Design conv_top, start of the top module:
module conv_top
#(
    parameter DATA_WIDTH  = 8,
    parameter KERNEL_SIZE = 25
)
(
    input  logic                     i_clk,
    input  logic                     i_arstn,
	input  logic                     i_arstn_perf,
	input  logic                     i_enable_count2,
    input  logic                     i_ready,
    input  logic                     i_valid,
    input  logic [KERNEL_SIZE - 1:0] i_bit_X,
    input  logic [KERNEL_SIZE - 1:0] i_bit_K,
    output logic [              1:0] o_conv,
    output logic                     o_ready,
    output logic                     o_valid,
	output logic [             31:0] o_perf_cycle_count,
	output logic [             31:0] o_perf_cycle_count2
);
    logic [3:0] s_count;
    logic s_valid_data_in;
    logic s_valid_data_out;
	logic [KERNEL_SIZE - 1:0] s_bit_X_delayed;
	logic [KERNEL_SIZE - 1:0] s_bit_K_delayed;
    logic [1:0] s_product [KERNEL_SIZE - 1:0];
    localparam N_OF_2FA = KERNEL_SIZE - 1;
    logic [N_OF_2FA - 1:0] s_carry_in;
    logic [N_OF_2FA - 1:0] s_carry_out;
    always_ff @(posedge i_clk, negedge i_arstn) begin
        if (~ i_arstn) begin
            s_bit_X_delayed <= '0;
            s_bit_K_delayed <= '0;
        end
        else if (s_valid_data_in) begin
            s_bit_X_delayed <= i_bit_X;
            s_bit_K_delayed <= i_bit_K;
        end
    end
    genvar i;
    generate
        for (i = 0; i < KERNEL_SIZE; i++) begin : serial_multipier
            serial_mul #(
                .DATA_WIDTH ( DATA_WIDTH )
            ) S_MUL0 (
                .i_clk     ( i_clk              ),
                .i_arstn   ( i_arstn            ),
                .i_valid   ( s_valid_data_in    ),
                .i_a       ( s_bit_X_delayed[i] ),
                .i_b       ( s_bit_K_delayed[i] ),
                .o_product ( s_product[i]       )
            );
        end
    endgenerate
    counter COUNT0 (
        .i_clk   ( i_clk           ),
        .i_arstn ( i_arstn         ),
        .i_valid ( s_valid_data_in ),
        .o_count ( s_count         )
    );
  ...
Size: about 2600 cells after synthesis, about 670 flip-flops, about 0.036 mm² of cells after synthesis.
Settings: LEC_CHECK=0, CAP_MARGIN=20, CORE_MARGIN=2, CORE_UTILIZATION=68, CTS_CLUSTER_DIAMETER=259, GPL_ROUTABILITY_DRIVEN=1, MAX_ROUTING_LAYER=met5, MIN_ROUTING_LAYER=met1, PLACE_DENSITY=0.44, SETUP_SLACK_MARGIN=-0.16, SLEW_MARGIN=0, TNS_END_PERCENT=90; clock period 6.28 ns.
run.sh (not shown) runs the stock make flow with config.mk's settings and CLKGATE_MAP_FILE=.
The first run ran to the end with violations: setup timing.
==> next run, changes <==
- CORE_UTILIZATION: 68 -> 38
- CTS_CLUSTER_DIAMETER: 259 -> not set
- GPL_ROUTABILITY_DRIVEN: 1 -> not set
- MAX_ROUTING_LAYER: met5 -> not set
- MIN_ROUTING_LAYER: met1 -> not set
- PLACE_DENSITY: 0.44 -> not set
- SETUP_SLACK_MARGIN: -0.16 -> not set
- SLEW_MARGIN: 0 -> 20
- TNS_END_PERCENT: 90 -> not set
- clock period: 6.28 -> 16.8 ns (I/O delays scaled with it)
Effect:
- With this change the flow finished clean
- hold slack is about the same
- via count falls by about 6%
- global-route usage falls by 12 points
- synthesized area is unchanged
- first-iteration DRC count falls by 0.50%
==> next run, changes <==
- CORE_UTILIZATION: 38 -> 40
- clock period: 16.8 -> 8.74 ns (I/O delays scaled with it)
Result: Final area stays flat. Clock skew climbs by 6.5 ps. Synthesized cell count stays the same. Routed wire length stays flat. Area after synthesis is unchanged. Hold slack improves by 10 ps.
==> next run, changes <==
- ABC_AREA: not set -> 1
- CAP_MARGIN: 20 -> 10
- CTS_CLUSTER_SIZE: not set -> 26
- HOLD_SLACK_MARGIN: not set -> -0.1
- clock period: 8.74 -> 12.0 ns (I/O delays scaled with it)
=>
- combinational power came out lower by a quarter to a third
- via count came out higher by a quarter to a third
- setup slack improves by 2700 ps
==> next run, changes <==
- ABC_AREA: 1 -> not set
- CAP_MARGIN: 10 -> 40
- CORE_UTILIZATION: 40 -> 72
- CTS_CLUSTER_SIZE: 26 -> not set
- HOLD_SLACK_MARGIN: -0.1 -> not set
- clock period: 12.0 -> 11.6 ns (I/O delays scaled with it)
Result: Final area decreases by 4.2%. Power rose by 8.3%. Worst setup slack degrades by 380 ps.

== old ==
conv_top again, from the RTL that the note above started with.
Settings: LEC_CHECK=0, CAP_MARGIN=20, CORE_MARGIN=2, CORE_UTILIZATION=72, CTS_CLUSTER_DIAMETER=259, GPL_ROUTABILITY_DRIVEN=1, MAX_ROUTING_LAYER=met5, MIN_ROUTING_LAYER=met1, PLACE_DENSITY=0.39, SETUP_SLACK_MARGIN=-0.16, SLEW_MARGIN=0, TNS_END_PERCENT=90; clock period 5.64 ns.
Layout checks on old: not met. Flow itself completed; violations: negative setup slack.
Setup changes, old to new
Settings: SETUP_SLACK_MARGIN no longer set, was -0.16; TNS_END_PERCENT no longer set, was 90; CTS_CLUSTER_DIAMETER no longer set, was 259; SLEW_MARGIN now 20, was 0; MAX_ROUTING_LAYER no longer set, was met5; CORE_UTILIZATION now 66, was 72; GPL_ROUTABILITY_DRIVEN no longer set, was 1; PLACE_DENSITY no longer set, was 0.39; MIN_ROUTING_LAYER no longer set, was met1; the clock period (ns, I/O delays scaled along) now 10.6, was 5.64.
==> comparison <==
new ended with every stage complete and zero timing, DRC or antenna violations.
Against old, new reports a critical path depth in cells that is higher.
new: measured slew at the worst slew-check pin higher than old
Cell count after placement: new vs old down 322

## run 1
conv_top again, from the RTL that the note above started with.
clock: 10.3 ns
lec_check: 0
abc_area: 1
cap_margin: 10
core_margin: 10
core_utilization: 40
cts_cluster_diameter: 73
cts_cluster_size: 80
gpl_routability_driven: 0
gpl_timing_driven: 0
max_routing_layer: met5
setup_slack_margin: 2.87
slew_margin: 20
tns_end_percent: 95
Input changes introduced in run 2 (baseline for comparison: run 1):
Settings: CTS_CLUSTER_SIZE removed (was 80); CTS_CLUSTER_DIAMETER removed (was 73); SETUP_SLACK_MARGIN removed (was 2.87); MAX_ROUTING_LAYER removed (was met5); GPL_ROUTABILITY_DRIVEN removed (was 0); CAP_MARGIN changed from 10 to 20; ABC_AREA removed (was 1); CORE_UTILIZATION changed from 40 to 65; CORE_MARGIN changed from 10 to 2; TNS_END_PERCENT removed (was 95); GPL_TIMING_DRIVEN removed (was 0); the clock period (ns, I/O delays scaled along) changed from 10.3 to 9.79.
Findings:
Slowest cell on the critical path: sky130_fd_sc_hd__clkdlybuf4s50_1 -> run 2, sky130_fd_sc_hd__fa_1 -> run 1. From run 1 to run 2 the numbers moved as follows: met1 usage in global routing now sits higher; net count after synthesis now sits lower. Changes observed in run 2 relative to run 1: number of cells on the critical path moved down; detailed-routed wire length on met3 shows a reduction of about 70%.
Input changes introduced in run 3 (baseline for comparison: run 2):
Settings: changing CORE_UTILIZATION from 65 to 35; changing the clock period (ns, I/O delays scaled along) from 9.79 to 9.1.
==> comparison <==
The clock-buffer cell count of run 3 falls short of that of run 2 by 1.8%. Final area: run 3 > run 2. Against run 2, global-route wire length before repair in run 3 came out worse. Run 3 finished all stages; the layout is clean.
The inputs of run 4 differ from those of run 3 as listed below.
Settings: an added CTS_CLUSTER_DIAMETER of 141; a change of CORE_UTILIZATION from 35 to 70; an added SETUP_SLACK_MARGIN of 1.17; a change of the clock period (ns, I/O delays scaled along) from 9.1 to 7.86.
Results
- Summary: with run 3 as the reference, leakage power in run 4 moved down slightly.
- Of run 3 and run 4, the lower reported clock group power belongs to run 3.
- Share of the final layout cell area in sequential cells for run 4 is higher than for run 3.
- Each of the runs, namely run 3 and run 4, reached the end of the flow and came out clean.
- Run 3 → run 4: power increased by about 17% relative to the old numbers, clock skew lost 0.010 ns.

conv_top again, from the RTL that the note above started with.
==> flow/design.v (excerpt) <==
module conv_top
#(
    parameter DATA_WIDTH  = 8,
    parameter KERNEL_SIZE = 25
)
(
    input  logic                     i_clk,
    input  logic                     i_arstn,
	input  logic                     i_arstn_perf,
	input  logic                     i_enable_count2,
    input  logic                     i_ready,
    input  logic                     i_valid,
    input  logic [KERNEL_SIZE - 1:0] i_bit_X,
    input  logic [KERNEL_SIZE - 1:0] i_bit_K,
    output logic [              1:0] o_conv,
    output logic                     o_ready,
    output logic                     o_valid,
	output logic [             31:0] o_perf_cycle_count,
	output logic [             31:0] o_perf_cycle_count2
);
    logic [3:0] s_count;
    logic s_valid_data_in;
    logic s_valid_data_out;
	logic [KERNEL_SIZE - 1:0] s_bit_X_delayed;
	logic [KERNEL_SIZE - 1:0] s_bit_K_delayed;
    logic [1:0] s_product [KERNEL_SIZE - 1:0];
    localparam N_OF_2FA = KERNEL_SIZE - 1;
    logic [N_OF_2FA - 1:0] s_carry_in;
    logic [N_OF_2FA - 1:0] s_carry_out;
    always_ff @(posedge i_clk, negedge i_arstn) begin
        if (~ i_arstn) begin
            s_bit_X_delayed <= '0;
            s_bit_K_delayed <= '0;
        end
        else if (s_valid_data_in) begin
            s_bit_X_delayed <= i_bit_X;
            s_bit_K_delayed <= i_bit_K;
        end
    end
    genvar i;
    generate
  ...
Settings: LEC_CHECK=0, CAP_MARGIN=20, CELL_PAD_IN_SITES_GLOBAL_PLACEMENT=1, CORE_MARGIN=8, CORE_UTILIZATION=62, CTS_CLUSTER_DIAMETER=109, GPL_ROUTABILITY_DRIVEN=0, HOLD_SLACK_MARGIN=0.02, MAX_ROUTING_LAYER=met5, MIN_ROUTING_LAYER=met2, PLACE_DENSITY=0.76, SETUP_SLACK_MARGIN=1.16, SLEW_MARGIN=20, TNS_END_PERCENT=80; clock period 5.07 ns.
The starting point ran to the end with violations: negative setup slack.
Rerun with:
==> flow/config.mk (replaced) <==
export PLATFORM = sky130hd
export DESIGN_NAME = conv_top
export DESIGN_NICKNAME = conv_top
export VERILOG_FILES = /design/flow/design.v
export SDC_FILE = /design/flow/constraint.sdc
export NUM_CORES = 4
export LEC_CHECK = 0
export CAP_MARGIN = 20
export CORE_MARGIN = 2
export CORE_UTILIZATION = 65
export SLEW_MARGIN = 20
==> flow/constraint.sdc (replaced) <==
create_clock -name core_clock -period 8.31 [get_ports {i_clk}]
set_input_delay 1.6620 -clock core_clock [delete_from_list [all_inputs] [get_ports {i_clk}]]
set_output_delay 1.6620 -clock core_clock [all_outputs]
set_load 0.01 [all_outputs]
Result: The changed run finished with timing, DRC and antenna clean; count of clock-buffer cells in the layout drops by 5; final area goes down by about 7%; total power is lower by about 46%; non-clock buffer count is lower by 370; flip-flop count stays the same; first-iteration DRC count fell by about 60%; area after synthesis does not change; wire length came out lower by about 9%; die size is lower by 13%; utilization falls by 1.5 points; worst hold slack is better by 0.024 ns.
Rerun with:
--- a/flow/config.mk
+++ b/flow/config.mk
@@ -9,3 +9,6 @@
 export CORE_MARGIN = 2
-export CORE_UTILIZATION = 65
+export CORE_UTILIZATION = 72
+export CTS_CLUSTER_DIAMETER = 141
+export CTS_CLUSTER_SIZE = 27
+export SETUP_SLACK_MARGIN = -0.52
 export SLEW_MARGIN = 20
==> flow/constraint.sdc (replaced) <==
create_clock -name core_clock -period 5.32 [get_ports {i_clk}]
set_input_delay 1.0640 -clock core_clock [delete_from_list [all_inputs] [get_ports {i_clk}]]
set_output_delay 1.0640 -clock core_clock [all_outputs]
set_load 0.01 [all_outputs]
=>
- The changed run finished but fails on negative setup slack
- core utilization climbs by 9.5 points
- via count came out higher by 5.6%
- count of clock-buffer cells in the layout fell by 73
- sequential power grows by 47%
- critical path depth does not change
- power grows by 56%
- worst setup slack gets worse by 2.1 ns
No activity file was given, so power comes from the tool's default toggle rates.
